== JK ==
==> flow/design.v (excerpt) <==
module chipmunk
	#(parameter addrSize = 12)
	(input clk,
	 input reset,
	 input [addrSize-1:0] startPC,
	 input [7:0] dataBus,
	 output [7:0] dataBusWrite,
	 output reg [addrSize-1:0] addrBus,
	 output weMem,
	 output done);
For scale: ~1,300 cells after synthesis, ~100 flip-flops, roughly 44 I/O pins.
clock: 5.0 ns
lec_check: 0
abc_area: 0
cap_margin: 20
core_margin: 2
core_utilization: 50
cts_cluster_diameter: 262
cts_cluster_size: 97
place_density: 0.8
slew_margin: 20
tns_end_percent: 15
run.sh (not shown) runs the stock make flow with config.mk's settings and CLKGATE_MAP_FILE=.
What MS does differently from JK at the input level:
==> flow/config.mk <==
export PLATFORM = sky130hd
export DESIGN_NAME = chipmunk
export DESIGN_NICKNAME = chipmunk
export VERILOG_FILES = /design/flow/design.v
export SDC_FILE = /design/flow/constraint.sdc
export NUM_CORES = 4
export LEC_CHECK = 0
export CAP_MARGIN = 20
export CELL_PAD_IN_SITES_DETAIL_PLACEMENT = 1
export CELL_PAD_IN_SITES_GLOBAL_PLACEMENT = 3
export CORE_ASPECT_RATIO = 1.1
export CORE_MARGIN = 8
export CORE_UTILIZATION = 40
export CTS_CLUSTER_SIZE = 58
export GPL_ROUTABILITY_DRIVEN = 0
export GPL_TIMING_DRIVEN = 0
export MAX_ROUTING_LAYER = met4
export PLACE_DENSITY = 0.78
export SETUP_SLACK_MARGIN = 0.03
export SLEW_MARGIN = 20
Findings:
- Looking at portion of total power attributed to sequential cells, MS sits 2.0 points lower than JK does.
- Total power consumption of the routed design on MS is behind JK.
- Compared with JK, in MS clock latency reported for the late side of the worst-skew pair level; clock edge transition at the registers on the reported setup and hold paths moved up; number of cells upsized or downsized after cts moved up; maximum operating frequency moved down.
- Looking at via count, MS sits 44 above JK.

chipmunk again, from the RTL that the note above started with.
## chipmunk
module chipmunk
	#(parameter addrSize = 12)
	(input clk,
	 input reset,
	 input [addrSize-1:0] startPC,
	 input [7:0] dataBus,
	 output [7:0] dataBusWrite,
	 output reg [addrSize-1:0] addrBus,
	 output weMem,
	 output done);
export LEC_CHECK = 0
export ABC_AREA = 1
export CAP_MARGIN = 20
export CORE_MARGIN = 2
export CORE_UTILIZATION = 24
export CTS_CLUSTER_DIAMETER = 44
export CTS_CLUSTER_SIZE = 73
export HOLD_SLACK_MARGIN = 0.3
export MAX_ROUTING_LAYER = met4
export PLACE_DENSITY = 0.4
export SETUP_SLACK_MARGIN = 1.11
export SLEW_MARGIN = 40
create_clock -name core_clock -period 5.09 [get_ports {clk}]
Then changed:
- CORE_UTILIZATION: 24 -> 64
- CTS_CLUSTER_DIAMETER: 44 -> unset
- CTS_CLUSTER_SIZE: 73 -> unset
- HOLD_SLACK_MARGIN: 0.3 -> unset
- MAX_ROUTING_LAYER: met4 -> unset
- PLACE_DENSITY: 0.4 -> unset
- SETUP_SLACK_MARGIN: 1.11 -> unset
- SLEW_MARGIN: 40 -> 20
- clock period: 5.09 -> 4.34 ns (I/O delays scaled with it)
=> Non-clock buffer count is lower by 55; hold slack gets worse by 4.9 ps; wire length shrinks by 19%.
Then changed:
- ABC_AREA: 1 -> unset
- CORE_UTILIZATION: 64 -> 65
- clock period: 4.34 -> 3.95 ns (I/O delays scaled with it)
The new run completed and failed the layout checks on negative setup slack.
Clock power grows by 5.5%.
Die size grows by 1.9%.
Routed wire length grows by 2.1%.
Sequential power grows by about 10%.
Total power grows by 19%.
Non-clock buffer count grows by 105.
Area after synthesis grows by 3.6%.
Synthesized cell count shrinks by 16%.
Worst setup slack loses 610 ps.
Final area grows by 12%.
Then changed:
- CORE_UTILIZATION: 65 -> 68
- clock period: 3.95 -> 5.97 ns (I/O delays scaled with it)
Outcome:
- Now the flow completed with no timing, DRC or antenna violations
- clock skew went down by 3.3 ps
- routed wire length went down by 8.3%
- synthesized cell count does not change
- core utilization went down by 5.2 points
- worst setup slack gets better by 1100 ps
- design area went down by 11%
- synthesized area stays the same
- via count went down by 5.7%
- count of clock-buffer cells in the layout does not change
- non-clock buffer count went down by 120
- critical path depth went down by 6

Setup of run A:
chipmunk again, from the RTL that the note above started with.
make LEC_CHECK=0 CAP_MARGIN=20 CELL_PAD_IN_SITES_GLOBAL_PLACEMENT=3 CORE_ASPECT_RATIO=1.1 CORE_MARGIN=2 CORE_UTILIZATION=40 GPL_ROUTABILITY_DRIVEN=0 GPL_TIMING_DRIVEN=0 SETUP_SLACK_MARGIN=1.3 SLEW_MARGIN=20 finish   # period 5.0 ns
Every stage of the flow completed for run A, and the final layout passed the timing, DRC and antenna checks.
#### Input delta (run B over run A)
Settings: an added TNS_END_PERCENT of 15; a change of CORE_UTILIZATION from 40 to 47; a deleted SETUP_SLACK_MARGIN that had been 1.3; a deleted GPL_ROUTABILITY_DRIVEN that had been 0; an added PLACE_DENSITY of 0.8; a deleted GPL_TIMING_DRIVEN that had been 0; an added CTS_CLUSTER_DIAMETER of 262; a deleted CORE_ASPECT_RATIO that had been 1.1; an added ABC_AREA of 1; a change of CAP_MARGIN from 20 to 0; a deleted CELL_PAD_IN_SITES_GLOBAL_PLACEMENT that had been 3; an added CTS_CLUSTER_SIZE of 97.
--- outcome ---
Delta (run B minus run A): total cell area reported by yosys after synthesis decreased about 3.4%; number of nets at floorplan now larger; count of mapped cells out of synthesis went up 250; non-filler instance count after layout rose by about 4%. Per the comparison of run B with run A, sequential fraction of design power picked up an extra 4.6 points, number of gates resized after CTS shrank by 262, share of final layout cell area taken by non-clock buffers down 7.5 points. When the final numbers for run B and run A were put side by side, the combinational cell fraction of total power turned out to be greater in run A. In run B, the critical path depth came out 5 above the value in run A. Run B packs its core looser than run A. Sequential logic power delta (run B -> run A): insignificant.
Inputs modified between run B and run C:
Settings: CTS_CLUSTER_SIZE changed from 97 to 98; CORE_UTILIZATION changed from 47 to 50; ABC_AREA changed from 1 to 0; CAP_MARGIN changed from 0 to 20; PLACE_DENSITY_LB_ADDON newly set to 0.04; PLACE_DENSITY removed (was 0.8).
--- outcome ---
Going from run B to run C, routed wire length shrank by a few percent.
Run C: distinct cell type count after synthesis is 80% higher than what run B reported.
Overall via count from detail_route delta (run C − run B): favourable
Between run C and run B, the met2 usage in global routing is lower for run B.
Taking run B as the reference, in run C die footprint went down about 2.6%; non-clock buffer count moved up.
diff inputs: run C => run D
Settings: a change of CORE_UTILIZATION from 50 to 65; a deleted CTS_CLUSTER_SIZE that had been 98; a deleted PLACE_DENSITY_LB_ADDON that had been 0.04; a deleted CTS_CLUSTER_DIAMETER that had been 262; a deleted ABC_AREA that had been 0; a deleted TNS_END_PERCENT that had been 15; a change of the clock period (ns, I/O delays scaled along) from 5.0 to 3.87.
--- outcome ---
- Fmax: run D higher than run C
- Per the comparison of run D with run C, met2 usage in global routing up 16 points, final cell count without fillers increased 69.
- Summary of run C and run D: one run falls short of a clean finish, namely run D.

== lagoon ==
Starting RTL as in the previous note.
make LEC_CHECK=0 CAP_MARGIN=20 CORE_MARGIN=2 CORE_UTILIZATION=24 CTS_CLUSTER_DIAMETER=174 CTS_CLUSTER_SIZE=98 HOLD_SLACK_MARGIN=0.1 MAX_ROUTING_LAYER=met5 PLACE_DENSITY=0.41 SETUP_SLACK_MARGIN=-0.55 SLEW_MARGIN=40 finish   # period 5.51 ns
Inputs modified between lagoon and nickel:
==> flow/config.mk <==
export PLATFORM = sky130hd
export DESIGN_NAME = chipmunk
export DESIGN_NICKNAME = chipmunk
export VERILOG_FILES = /design/flow/design.v
export SDC_FILE = /design/flow/constraint.sdc
export NUM_CORES = 4
export LEC_CHECK = 0
export CAP_MARGIN = 20
export CORE_MARGIN = 2
export CORE_UTILIZATION = 68
export SLEW_MARGIN = 20
==> flow/constraint.sdc <==
create_clock -name core_clock -period 4.33 [get_ports {clk}]
set_input_delay 0.8660 -clock core_clock [delete_from_list [all_inputs] [get_ports {clk}]]
set_output_delay 0.8660 -clock core_clock [all_outputs]
set_load 0.01 [all_outputs]
--- outcome ---
- Summary of lagoon and nickel: one run falls short of a clean finish, namely nickel.
- Nothing crashed in nickel and all stages finished; the problem is that the final layout failed, the offending checks being negative setup slack.
- In nickel, the design area came out about 3% above the value in lagoon.
- From lagoon to nickel the numbers moved as follows: wire length of the first global-routing pass shows a reduction of 9.4%; post-route worst setup slack went down.
- Total placed cells including tap cells delta for nickel relative to lagoon: about 16% lower
- Looking only at non-clock buffering overhead in the final layout, and setting everything else aside, the higher value of nickel and lagoon goes to nickel.
- Against lagoon, nickel reports a layout overhead on the synthesized area that is higher.
- nickel vs lagoon — clock buffer instance count of the final layout dropped 1.
- Core utilization: nickel higher than lagoon
- Taking lagoon as the reference, in nickel share of cell area taken by flip-flops and latches saw a decrease, maximum net fanout on the critical path now smaller, power +1.0 mW.
[inputs] raven vs nickel
diff --git a/flow/config.mk b/flow/config.mk
--- a/flow/config.mk
+++ b/flow/config.mk
@@ -6,6 +6,8 @@
 export NUM_CORES = 4
 export LEC_CHECK = 0
+export ABC_AREA = 1
 export CAP_MARGIN = 20
 export CORE_MARGIN = 2
-export CORE_UTILIZATION = 68
+export CORE_UTILIZATION = 65
+export CTS_CLUSTER_SIZE = 73
 export SLEW_MARGIN = 20
==> flow/constraint.sdc <==
create_clock -name core_clock -period 3.68 [get_ports {clk}]
set_input_delay 0.7360 -clock core_clock [delete_from_list [all_inputs] [get_ports {clk}]]
set_output_delay 0.7360 -clock core_clock [all_outputs]
set_load 0.01 [all_outputs]
Findings:
raven: all stages done; final checks FAILED (negative setup slack).
The main combinational cell family by area after synthesis comes out simple AND/OR/NAND/NOR gates in one run and AND-OR/OR-AND gates in the other, namely in raven and nickel respectively.
The run showing the greater cell area after synthesis is nickel.
On raven: utilization is 3.1 points lower than what nickel gave.
Clock network power: nickel and raven compared, higher one is raven
Total wire length in raven is about 5.3% higher than in nickel
The worst slack at placement number comes out lower for nickel vs raven.
Net total in the final layout: higher on raven
Of raven and nickel, it is raven that has the higher final worst-path cycle share.
nickel → raven: die size now sits higher; combinational fraction of design power saw a decrease; post-route worst setup slack decreased by 76 ps relative to the old numbers.
Power and IR drop assume default switching activity.
